==> inputs of run a <==
## datapath
module datapath(clk, rst, sw, seg0, seg1,seg2,seg3, mem_addr, mem_wdata, mem_we, mem_rdata);
Settings: LEC_CHECK=0, CAP_MARGIN=20, CORE_MARGIN=2, CORE_UTILIZATION=72, CTS_CLUSTER_DIAMETER=337, CTS_CLUSTER_SIZE=81, MAX_ROUTING_LAYER=met4, PLACE_DENSITY_LB_ADDON=0.01, SLEW_MARGIN=20; clock period 7.78 ns.
run.sh (not shown) runs the stock make flow with config.mk's settings and CLKGATE_MAP_FILE=.
==> run b: changes against run a <==
Settings changed: CORE_MARGIN 2 to 4, CTS_CLUSTER_DIAMETER 337 to unset, CTS_CLUSTER_SIZE 81 to 24, MAX_ROUTING_LAYER met4 to unset, SETUP_SLACK_MARGIN set to 0.89.
==> flow/constraint.sdc (replaced) <==
create_clock -name core_clock -period 3.05 [get_ports {clk}]
set_input_delay 0.6100 -clock core_clock [delete_from_list [all_inputs] [get_ports {clk}]]
set_output_delay 0.6100 -clock core_clock [all_outputs]
set_load 0.01 [all_outputs]
==> notes.md <==
Here are the numbers from the latest Yosys + OpenROAD run.

The count of H-tree levels built during CTS is 1. The number of hold-repair buffers added at the cts stage is 0. The flow did not finish. The routing layer with the top usage in global route is met2. The first error in the log reads "[ERROR GRT-0232] Routing congestion too high. Check the congestion heatmap in the GUI". The run ended at 5_1_grt. The total global routing track utilization is a little under 80%.

Post-CTS repair changed the size of ~190 cells. Including well taps, the total number of placed cells is ~4000. The overall die size recorded for this design is around 43000 µm².

The total congestion overflow after global routing is approximately 130. The wire-length estimate of the detail-placed layout is 88140 µm. The clock tree has to reach roughly 340 sinks.
the above is filed under run a

==> notes.md <==
Here are the numbers from the latest Yosys + OpenROAD run.

The flow did not finish. It got as far as 4_1_cts and failed there. The first error in the log reads "[ERROR DPL-0038] Utilization greater than 100%, impossible to legalize". Warnings reported by Yosys during synthesis add up to 13. The cell total after placement is 4462. By area the synthesized netlist is led by dfrtp_1 28%, fa_1 14%, ha_1 7.2%. The die height came out at between 200 and 250 µm. The half-perimeter wire length after detailed placement is 110300 µm. Synthesis handed over a netlist of approximately 3200 instances. The core box area is just over 40000 µm².

The total die size came out at about 44000 µm². The number of nets produced by synthesis came out at roughly 3600. Yosys instantiated no cell more often than nand2_1. The largest family of logic cells by area is adder cells. Once the floorplan was initialized, standard cells occupied 72.71% of the core.

Averaged over all synthesized cells, the footprint is between 9 and 10 µm². The area share of the largest cell type after synthesis came out at 27.54%.
the above is filed under run b


---

==> inputs of 03-10 <==
datapath again, from the RTL that the note above started with.
export LEC_CHECK = 0
export ABC_AREA = 1
export CAP_MARGIN = 0
export CORE_MARGIN = 2
export CORE_UTILIZATION = 72
export CTS_CLUSTER_DIAMETER = 243
export MAX_ROUTING_LAYER = met4
export PLACE_DENSITY_LB_ADDON = 0.01
export SETUP_SLACK_MARGIN = 0.42
export SLEW_MARGIN = 20
create_clock -name core_clock -period 7.91 [get_ports {clk}]
==> 03-12 (differences from 03-10) <==
==> flow/config.mk (replaced) <==
export PLATFORM = sky130hd
export DESIGN_NAME = datapath
export DESIGN_NICKNAME = datapath
export VERILOG_FILES = /design/flow/design.v
export SDC_FILE = /design/flow/constraint.sdc
export NUM_CORES = 4
export LEC_CHECK = 0
export CAP_MARGIN = 20
export CORE_MARGIN = 2
export CORE_UTILIZATION = 65
export MAX_ROUTING_LAYER = met4
export SETUP_SLACK_MARGIN = 1.14
export SLEW_MARGIN = 20
==> flow/constraint.sdc (replaced) <==
create_clock -name core_clock -period 9.3 [get_ports {clk}]
set_input_delay 1.8600 -clock core_clock [delete_from_list [all_inputs] [get_ports {clk}]]
set_output_delay 1.8600 -clock core_clock [all_outputs]
set_load 0.01 [all_outputs]
==> 03-07 (differences from 03-10) <==
==> flow/config.mk (replaced) <==
export PLATFORM = sky130hd
export DESIGN_NAME = datapath
export DESIGN_NICKNAME = datapath
export VERILOG_FILES = /design/flow/design.v
export SDC_FILE = /design/flow/constraint.sdc
export NUM_CORES = 4
export LEC_CHECK = 0
export CAP_MARGIN = 20
export CORE_MARGIN = 2
export CORE_UTILIZATION = 58
export SETUP_SLACK_MARGIN = -0.45
export SLEW_MARGIN = 20
==> flow/constraint.sdc (replaced) <==
create_clock -name core_clock -period 6.19 [get_ports {clk}]
set_input_delay 1.2380 -clock core_clock [delete_from_list [all_inputs] [get_ports {clk}]]
set_output_delay 1.2380 -clock core_clock [all_outputs]
set_load 0.01 [all_outputs]
==> notes <==
- 03-12 ran to the end with no violations. 03-07 completed and failed the layout checks on negative setup slack. 03-10 died in 5_1_grt on GRT-0116.
- Of 03-10 and 03-12, 03-12 has the higher die area (gap about 9%, measured against 03-12).
- In 03-07 the clock skew is lower than in 03-12, by 0.016 ns.
- Of 03-07 and 03-12, 03-07 has the higher fmax (gap about 0.5%, measured against 03-12).
- Worst setup slack: 03-07 is lower than 03-12 (3.1 ns).
==> figures <==
| quantity | 03-12 | 03-07 | 03-10 |
|---|---|---|---|
| Status | complete, no violations | finished with violations | aborted with a tool error |
| Failing step | - | - | 5_1_grt |
| Reasons for failing layout checks | - | negative setup slack | - |
| Element type at the critical path start | flop | flop | - |
| Overall die area | 47,300 sq um | 52,900 sq um | 43,100 sq um |
| Met3 routed wirelength | 18,200 um | 18,100 um | - |
| Critical path data arrival time | 9.30 ns | 9.28 ns | - |
| Seq/total area | 24.1% | 21.6% | - |
| Count of distinct cell types in the synthesized netlist | 93 | 93 | 60 |
| Via count | 29,307 | 31,171 | - |
| Average wire per cell in the routed design | 30.4 um | 28.8 um | - |
| Multi-input gates | 2,347 | 2,346 | - |
| Post-synthesis cell count from yosys | 3,185 | 3,185 | 3,953 |
